==> trial 43: inputs <==
==> flow/design.v (excerpt) <==
module mult16_top (
  input         clk,
  input  [15:0] a,
  input  [15:0] b,
  output [31:0] p
);
  reg  [15:0] a_r, b_r;
  reg  [31:0] p_r;
  wire [31:0] o;
  multiplier_16bit u_mul (.a(a_r), .b(b_r), .o(o));
  always @(posedge clk) begin
    a_r <= a;
    b_r <= b;
    p_r <= o;
  end
  assign p = p_r;
endmodule
Settings: LEC_CHECK=0, ABC_AREA=0, CAP_MARGIN=20, CELL_PAD_IN_SITES_GLOBAL_PLACEMENT=1, CORE_ASPECT_RATIO=0.85, CORE_MARGIN=2, CORE_UTILIZATION=56, CTS_CLUSTER_DIAMETER=103, CTS_CLUSTER_SIZE=78, GPL_ROUTABILITY_DRIVEN=0, GPL_TIMING_DRIVEN=1, HOLD_SLACK_MARGIN=-0.07, MAX_ROUTING_LAYER=met5, MIN_ROUTING_LAYER=met2, PLACE_DENSITY_LB_ADDON=0.14, SETUP_SLACK_MARGIN=1.57, SLEW_MARGIN=30, TNS_END_PERCENT=35; clock period 11.4 ns.
run.sh (not shown) runs the stock make flow with config.mk's settings and CLKGATE_MAP_FILE=.
==> inputs of build 93, as changes to trial 43 <==
ABC_AREA = unset   (was 0)
CELL_PAD_IN_SITES_GLOBAL_PLACEMENT = unset   (was 1)
CORE_ASPECT_RATIO = unset   (was 0.85)
CORE_UTILIZATION = 55   (was 56)
CTS_CLUSTER_DIAMETER = unset   (was 103)
CTS_CLUSTER_SIZE = unset   (was 78)
GPL_ROUTABILITY_DRIVEN = unset   (was 0)
GPL_TIMING_DRIVEN = unset   (was 1)
HOLD_SLACK_MARGIN = unset   (was -0.07)
MAX_ROUTING_LAYER = unset   (was met5)
MIN_ROUTING_LAYER = unset   (was met2)
PLACE_DENSITY_LB_ADDON = unset   (was 0.14)
SETUP_SLACK_MARGIN = unset   (was 1.57)
SLEW_MARGIN = 20   (was 30)
TNS_END_PERCENT = unset   (was 35)
==> flow/constraint.sdc (replaced) <==
create_clock -name core_clock -period 14.2 [get_ports {clk}]
set_input_delay 2.8400 -clock core_clock [delete_from_list [all_inputs] [get_ports {clk}]]
set_output_delay 2.8400 -clock core_clock [all_outputs]
set_load 0.01 [all_outputs]
==> inputs of trial 25, as changes to trial 43 <==
ABC_AREA = unset   (was 0)
CELL_PAD_IN_SITES_GLOBAL_PLACEMENT = unset   (was 1)
CORE_UTILIZATION = 40   (was 56)
CTS_CLUSTER_DIAMETER = unset   (was 103)
CTS_CLUSTER_SIZE = unset   (was 78)
GPL_ROUTABILITY_DRIVEN = unset   (was 0)
GPL_TIMING_DRIVEN = 0   (was 1)
HOLD_SLACK_MARGIN = unset   (was -0.07)
MAX_ROUTING_LAYER = unset   (was met5)
MIN_ROUTING_LAYER = unset   (was met2)
PLACE_DENSITY_LB_ADDON = unset   (was 0.14)
SETUP_SLACK_MARGIN = unset   (was 1.57)
SLEW_MARGIN = 20   (was 30)
TNS_END_PERCENT = unset   (was 35)
==> flow/constraint.sdc (replaced) <==
create_clock -name core_clock -period 15.0 [get_ports {clk}]
set_input_delay 3.0000 -clock core_clock [delete_from_list [all_inputs] [get_ports {clk}]]
set_output_delay 3.0000 -clock core_clock [all_outputs]
set_load 0.01 [all_outputs]
==> flow_summary.yaml <==
# synthesis and place-and-route metrics
worst_setup_path:
  crit_path_frequent_cell: "fa_1"
clock_tree:
  cts.clk_slew.worst_paths_ns: 0.06
  cts_repair_resize_count: 0
run_status:
  outcome: "timing/DRC/antenna clean"
finish:
  multiInputGateArea_um2: 5750
  synthToLayoutAreaGrowth_pct: 16.4
floorplan:
  fp_util: 0.411
routing:
  final_routed_drc_violation_total: 0
  detail_route.vias_per_cell: 4.66
global_route:
  grt_pass1_wl_um: 24400
flow_run:
  warnings: 26
sta:
  finalClockPeriodUsage: 0.936
  grt_setup_unrepaired: "false"
placed_design:
  place.detailed.instances: 978
Source of the figures above: trial 25

==> flow_summary.yaml <==
# synthesis and place-and-route metrics
run_status:
  outcome: "complete, but fails checks"
  failed_checks: "design-rule violations, negative setup slack"
global_route:
  global_routing_met2_resource_utilization: 0.337
  grt_pass1_wl_um: 21300
flow_run:
  warnings: 29
sta:
  finalClockPeriodUsage: 1.10
  finalSetupViolCount: 6
  setup_ws_ns: -1.12
  grt_setup_unrepaired: "true"
finish:
  synthToLayoutAreaGrowth_pct: 15.0
  multiInputGateArea_um2: 5900
placed_design:
  place.detailed.instances: 907
clock_tree:
  cts_repair_resize_count: 25
  cts.clk_slew.worst_paths_ns: 0.05
logic_synthesis:
  number_of_distinct_library_cell_variants_in_the_gate_level_netlist_after_synthesis: 10
routing:
  final_routed_drc_violation_total: 2
  detail_route.vias_per_cell: 6.30
floorplan:
  fp_util: 0.574
worst_setup_path:
  crit_path_frequent_cell: "fa_2"
Source of the figures above: trial 43

==> flow_summary.yaml <==
# synthesis and place-and-route metrics
global_route:
  grt_pass1_wl_um: 21300
worst_setup_path:
  path_buffers: 4
  crit_path_frequent_cell: "fa_1"
routing:
  detail_route.vias_per_cell: 5.04
  topRoutingLayerUsed: "met4"
sta:
  finalClockPeriodUsage: 0.958
  grt_setup_unrepaired: "false"
  timing.hold.ws_ns: 0.569
flow_run:
  warnings: 26
finish:
  multiInputGateArea_um2: 5770
  synthToLayoutAreaGrowth_pct: 11.1
logic_synthesis:
  yosys-top-cells-count: "fa_1, nand2_1, inv_1, dfxtp_1, buf_6"
  top_cell_area_share: 0.582
clock_tree:
  cts.clk_slew.worst_paths_ns: 0.06
  cts_repair_resize_count: 0
run_status:
  outcome: "timing/DRC/antenna clean"
Source of the figures above: build 93


* * *

==> inputs of run a <==
mult16_top again, from the RTL that the note above started with.
Design mult16_top, start of the top module:
module mult16_top (
  input         clk,
  input  [15:0] a,
  input  [15:0] b,
  output [31:0] p
);
Settings: LEC_CHECK=0, CAP_MARGIN=20, CORE_MARGIN=2, CORE_UTILIZATION=72, PLACE_DENSITY=0.65, SETUP_SLACK_MARGIN=0.58, SLEW_MARGIN=20; clock period 3.75 ns.
==> inputs of run b, as changes to run a <==
--- a/flow/config.mk
+++ b/flow/config.mk
@@ -10,4 +10,5 @@
 export CORE_UTILIZATION = 72
-export PLACE_DENSITY = 0.65
-export SETUP_SLACK_MARGIN = 0.58
+export CTS_CLUSTER_DIAMETER = 187
+export PLACE_DENSITY_LB_ADDON = 0.14
+export SETUP_SLACK_MARGIN = 3.43
 export SLEW_MARGIN = 20
==> flow/constraint.sdc (replaced) <==
create_clock -name core_clock -period 12.0 [get_ports {clk}]
set_input_delay 2.4000 -clock core_clock [delete_from_list [all_inputs] [get_ports {clk}]]
set_output_delay 2.4000 -clock core_clock [all_outputs]
set_load 0.01 [all_outputs]
==> inputs of run c, as changes to run a <==
--- a/flow/config.mk
+++ b/flow/config.mk
@@ -7,2 +7,3 @@
 export LEC_CHECK = 0
+export ABC_AREA = 1
 export CAP_MARGIN = 20
@@ -10,4 +11,3 @@
 export CORE_UTILIZATION = 72
-export PLACE_DENSITY = 0.65
-export SETUP_SLACK_MARGIN = 0.58
+export PLACE_DENSITY_LB_ADDON = 0.14
 export SLEW_MARGIN = 20
==> flow/constraint.sdc (replaced) <==
create_clock -name core_clock -period 9.75 [get_ports {clk}]
set_input_delay 1.9500 -clock core_clock [delete_from_list [all_inputs] [get_ports {clk}]]
set_output_delay 1.9500 -clock core_clock [all_outputs]
set_load 0.01 [all_outputs]
==> summary of the runs <==
Run a produced a layout that fails on setup timing. Run c finished with setup timing left. Run b ran to the end with violations: setup timing.
Clock skew: run c is higher than run b (2.1 ps).
Against run b, the register-to-register slack of run a is worse by 8300 ps.
In fmax, run b and run a hardly differ.
Between run a and run c, the lower die area is in run a (gap 3.8%, measured against run c).
==> figures <==
	run b	run c	run a
Top-area cell share	0.582	0.559	0.582
Initial Util	0.743	0.740	0.743
Post-synthesis cell count	674	733	674
Overall fraction of global-route tracks in use	0.274	0.264	0.300
Net count, final	1004	1064	1034
Metal-1 WL	4490 um	4800 um	5200 um
Peak clock frequency supported by timing	0.0797 GHz	0.0801 GHz	0.0796 GHz
Outcome	failed layout checks	failed layout checks	failed layout checks
Violated checks	setup timing	setup timing	setup timing
Worst setup slack after layout	-555 ps	-2740 ps	-8820 ps

* * *

==> job 8237 <==
mult16_top again, from the RTL that the note above started with.
==> flow/design.v (excerpt) <==
module mult16_top (
  input         clk,
  input  [15:0] a,
  input  [15:0] b,
  output [31:0] p
);
make LEC_CHECK=0 CAP_MARGIN=25 CELL_PAD_IN_SITES_DETAIL_PLACEMENT=2 CORE_MARGIN=2 CORE_UTILIZATION=55 CTS_CLUSTER_SIZE=68 MAX_ROUTING_LAYER=met4 PLACE_DENSITY_LB_ADDON=0.1 SLEW_MARGIN=20 finish   # period 20.3 ns
==> inputs of job 7864, as changes to job 8237 <==
--- a/flow/config.mk
+++ b/flow/config.mk
@@ -8,8 +8,8 @@
 export CAP_MARGIN = 25
-export CELL_PAD_IN_SITES_DETAIL_PLACEMENT = 2
 export CORE_MARGIN = 2
-export CORE_UTILIZATION = 55
-export CTS_CLUSTER_SIZE = 68
+export CORE_UTILIZATION = 50
 export MAX_ROUTING_LAYER = met4
-export PLACE_DENSITY_LB_ADDON = 0.1
+export MIN_ROUTING_LAYER = met2
+export PLACE_DENSITY_LB_ADDON = 0.26
+export SETUP_SLACK_MARGIN = 4.38
 export SLEW_MARGIN = 20
==> flow/constraint.sdc (replaced) <==
create_clock -name core_clock -period 15.0 [get_ports {clk}]
set_input_delay 3.0000 -clock core_clock [delete_from_list [all_inputs] [get_ports {clk}]]
set_output_delay 3.0000 -clock core_clock [all_outputs]
set_load 0.01 [all_outputs]
==> inputs of job 151, as changes to job 8237 <==
==> flow/config.mk (replaced) <==
export PLATFORM = sky130hd
export DESIGN_NAME = mult16_top
export DESIGN_NICKNAME = mult16_top
export VERILOG_FILES = /design/flow/design.v
export SDC_FILE = /design/flow/constraint.sdc
export NUM_CORES = 4
export LEC_CHECK = 0
export CAP_MARGIN = 20
export CORE_MARGIN = 2
export CORE_UTILIZATION = 40
export CTS_CLUSTER_SIZE = 100
export SLEW_MARGIN = 20
export TNS_END_PERCENT = 10
==> flow/constraint.sdc (replaced) <==
create_clock -name core_clock -period 15.0 [get_ports {clk}]
set_input_delay 3.0000 -clock core_clock [delete_from_list [all_inputs] [get_ports {clk}]]
set_output_delay 3.0000 -clock core_clock [all_outputs]
set_load 0.01 [all_outputs]
==> inputs of job 1871, as changes to job 8237 <==
--- a/flow/config.mk
+++ b/flow/config.mk
@@ -9,7 +9,9 @@
 export CELL_PAD_IN_SITES_DETAIL_PLACEMENT = 2
+export CORE_ASPECT_RATIO = 0.72
 export CORE_MARGIN = 2
-export CORE_UTILIZATION = 55
-export CTS_CLUSTER_SIZE = 68
+export CORE_UTILIZATION = 30
 export MAX_ROUTING_LAYER = met4
-export PLACE_DENSITY_LB_ADDON = 0.1
+export MIN_ROUTING_LAYER = met2
+export PLACE_DENSITY_LB_ADDON = 0.26
+export SETUP_SLACK_MARGIN = 4.38
 export SLEW_MARGIN = 20
==> flow/constraint.sdc (replaced) <==
create_clock -name core_clock -period 15.0 [get_ports {clk}]
set_input_delay 3.0000 -clock core_clock [delete_from_list [all_inputs] [get_ports {clk}]]
set_output_delay 3.0000 -clock core_clock [all_outputs]
set_load 0.01 [all_outputs]
==> results <==
item	job 1871	job 8237	job 151	job 7864
Post-place instance area	8414 sq um	8175 sq um	8268 sq um	8235 sq um
Required time at the endpoint of the critical path	15.30 ns	-	15.22 ns	15.23 ns
Status	timing/DRC/antenna clean	aborted with a tool error	timing/DRC/antenna clean	complete, but fails checks
Stage where the flow stopped	-	clock tree synthesis (4_1_cts)	-	-
Violated checks	-	-	-	DRC
Worst path max stage delay	0.55 ns	-	0.66 ns	0.55 ns
Root Buffer	clkbuf_16	-	clkbuf_16	clkbuf_16
Worst-margin pin slew	0.8083 ns	-	0.6280 ns	0.6418 ns
Final critical-path required period	12.61 ns	-	14.06 ns	12.51 ns
Biggest area consumer among cell classes	multi-input combinational cells	-	multi-input combinational cells	multi-input combinational cells
Die X	192.9 um	122.4 um	142.8 um	128.1 um
Number of sinks handled by clock tree synthesis	64	-	64	64
Post-route clock skew	0.007874 ns	-	0.007883 ns	0.004754 ns
Global-route layer with the greatest usage	met3	-	met2	met3
Final Hold Viols	0	-	0	0
# setup viols final	0	-	0	0
Insertion delay to the later sink of the worst-skew pair	0.35 ns	-	0.34 ns	0.35 ns
Global-route met1 utilization	0%	-	15.76%	0%
Post-route cell area	8920 sq um	-	8571 sq um	8700 sq um
Largest net degree at the start of global routing	17	-	17	17
M1 WL	0 um	-	4832 um	0 um

* * *

==> xenon: inputs <==
Starting RTL as in the previous note.
// mult16_top
module mult16_top (
  input         clk,
  input  [15:0] a,
  input  [15:0] b,
  output [31:0] p
);
  reg  [15:0] a_r, b_r;
  reg  [31:0] p_r;
  wire [31:0] o;
  multiplier_16bit u_mul (.a(a_r), .b(b_r), .o(o));
  always @(posedge clk) begin
    a_r <= a;
    b_r <= b;
    p_r <= o;
  end
  assign p = p_r;
endmodule
Settings: LEC_CHECK=0, ABC_AREA=1, CAP_MARGIN=20, CORE_ASPECT_RATIO=0.5, CORE_MARGIN=2, CORE_UTILIZATION=72, CTS_CLUSTER_DIAMETER=348, CTS_CLUSTER_SIZE=96, SETUP_SLACK_MARGIN=0.69, SLEW_MARGIN=20, TNS_END_PERCENT=5; clock period 6.15 ns.
==> amber (differences from xenon) <==
ABC_AREA = unset   (was 1)
CORE_UTILIZATION = 40   (was 72)
CTS_CLUSTER_DIAMETER = unset   (was 348)
CTS_CLUSTER_SIZE = unset   (was 96)
SETUP_SLACK_MARGIN = -1.43   (was 0.69)
TNS_END_PERCENT = unset   (was 5)
==> flow/constraint.sdc (replaced) <==
create_clock -name core_clock -period 15.0 [get_ports {clk}]
set_input_delay 3.0000 -clock core_clock [delete_from_list [all_inputs] [get_ports {clk}]]
set_output_delay 3.0000 -clock core_clock [all_outputs]
set_load 0.01 [all_outputs]
==> GITHUB_STEP_SUMMARY <==
## Implementation flow summary

| Metric | Value |
|---|---|
| Status | `complete, but fails checks` |
| Failing Checks | `negative setup slack` |
| Final Setup Violations | `20` |
| Sequential area share after synthesis | `0.160` |
| Worst Setup Slack, final | `-6.33 ns` |
| Die Span X | `153 um` |
| Post-CTS sizing | `20` |
| Final instance area | `9050 um2` |
The numbers above come from xenon.

==> GITHUB_STEP_SUMMARY <==
## Implementation flow summary

| Metric | Value |
|---|---|
| Status | `finished clean` |
| Post-CTS sizing | `0` |
| Final instance area | `8550 um2` |
| Sequential area share after synthesis | `0.166` |
| Die Span X | `200 um` |
The numbers above come from amber.


* * *

==> inputs of job 8931 <==
Starting RTL as in the previous note.
clock: 15.0 ns
lec_check: 0
cap_margin: 20
core_margin: 2
core_utilization: 50
max_routing_layer: met4
place_density_lb_addon: 0.26
slew_margin: 20
==> job 3745 (differences from job 8931) <==
--- a/flow/config.mk
+++ b/flow/config.mk
@@ -7,7 +7,6 @@
 export LEC_CHECK = 0
+export ABC_AREA = 1
 export CAP_MARGIN = 20
 export CORE_MARGIN = 2
-export CORE_UTILIZATION = 50
-export MAX_ROUTING_LAYER = met4
-export PLACE_DENSITY_LB_ADDON = 0.26
+export CORE_UTILIZATION = 68
 export SLEW_MARGIN = 20
==> flow/constraint.sdc (replaced) <==
create_clock -name core_clock -period 21.7 [get_ports {clk}]
set_input_delay 4.3400 -clock core_clock [delete_from_list [all_inputs] [get_ports {clk}]]
set_output_delay 4.3400 -clock core_clock [all_outputs]
set_load 0.01 [all_outputs]
==> qor.txt <==
syn avg cell area: 10.9 um2
Avg Vias per Cell: 5.11
Worst slew margin: 0.568
outcome: timing/DRC/antenna clean
r2r startpoint: b_r[0]$_DFF_P_
reg2reg path depth: 36
Syn Inst Count: 733
gr usage total: 0.210
flop share of the area: 0.152
NonClk Buf Share: 0.0760
FILL cells: 810
routing usage on met3: 0.0405
the above is filed under job 3745

==> qor.txt <==
Worst slew margin: 0.584
Avg Vias per Cell: 4.99
FILL cells: 1329
gr usage total: 0.170
Syn Inst Count: 674
outcome: timing/DRC/antenna clean
r2r startpoint: a_r[13]$_DFF_P_
syn avg cell area: 11.4 um2
the above is filed under job 8931

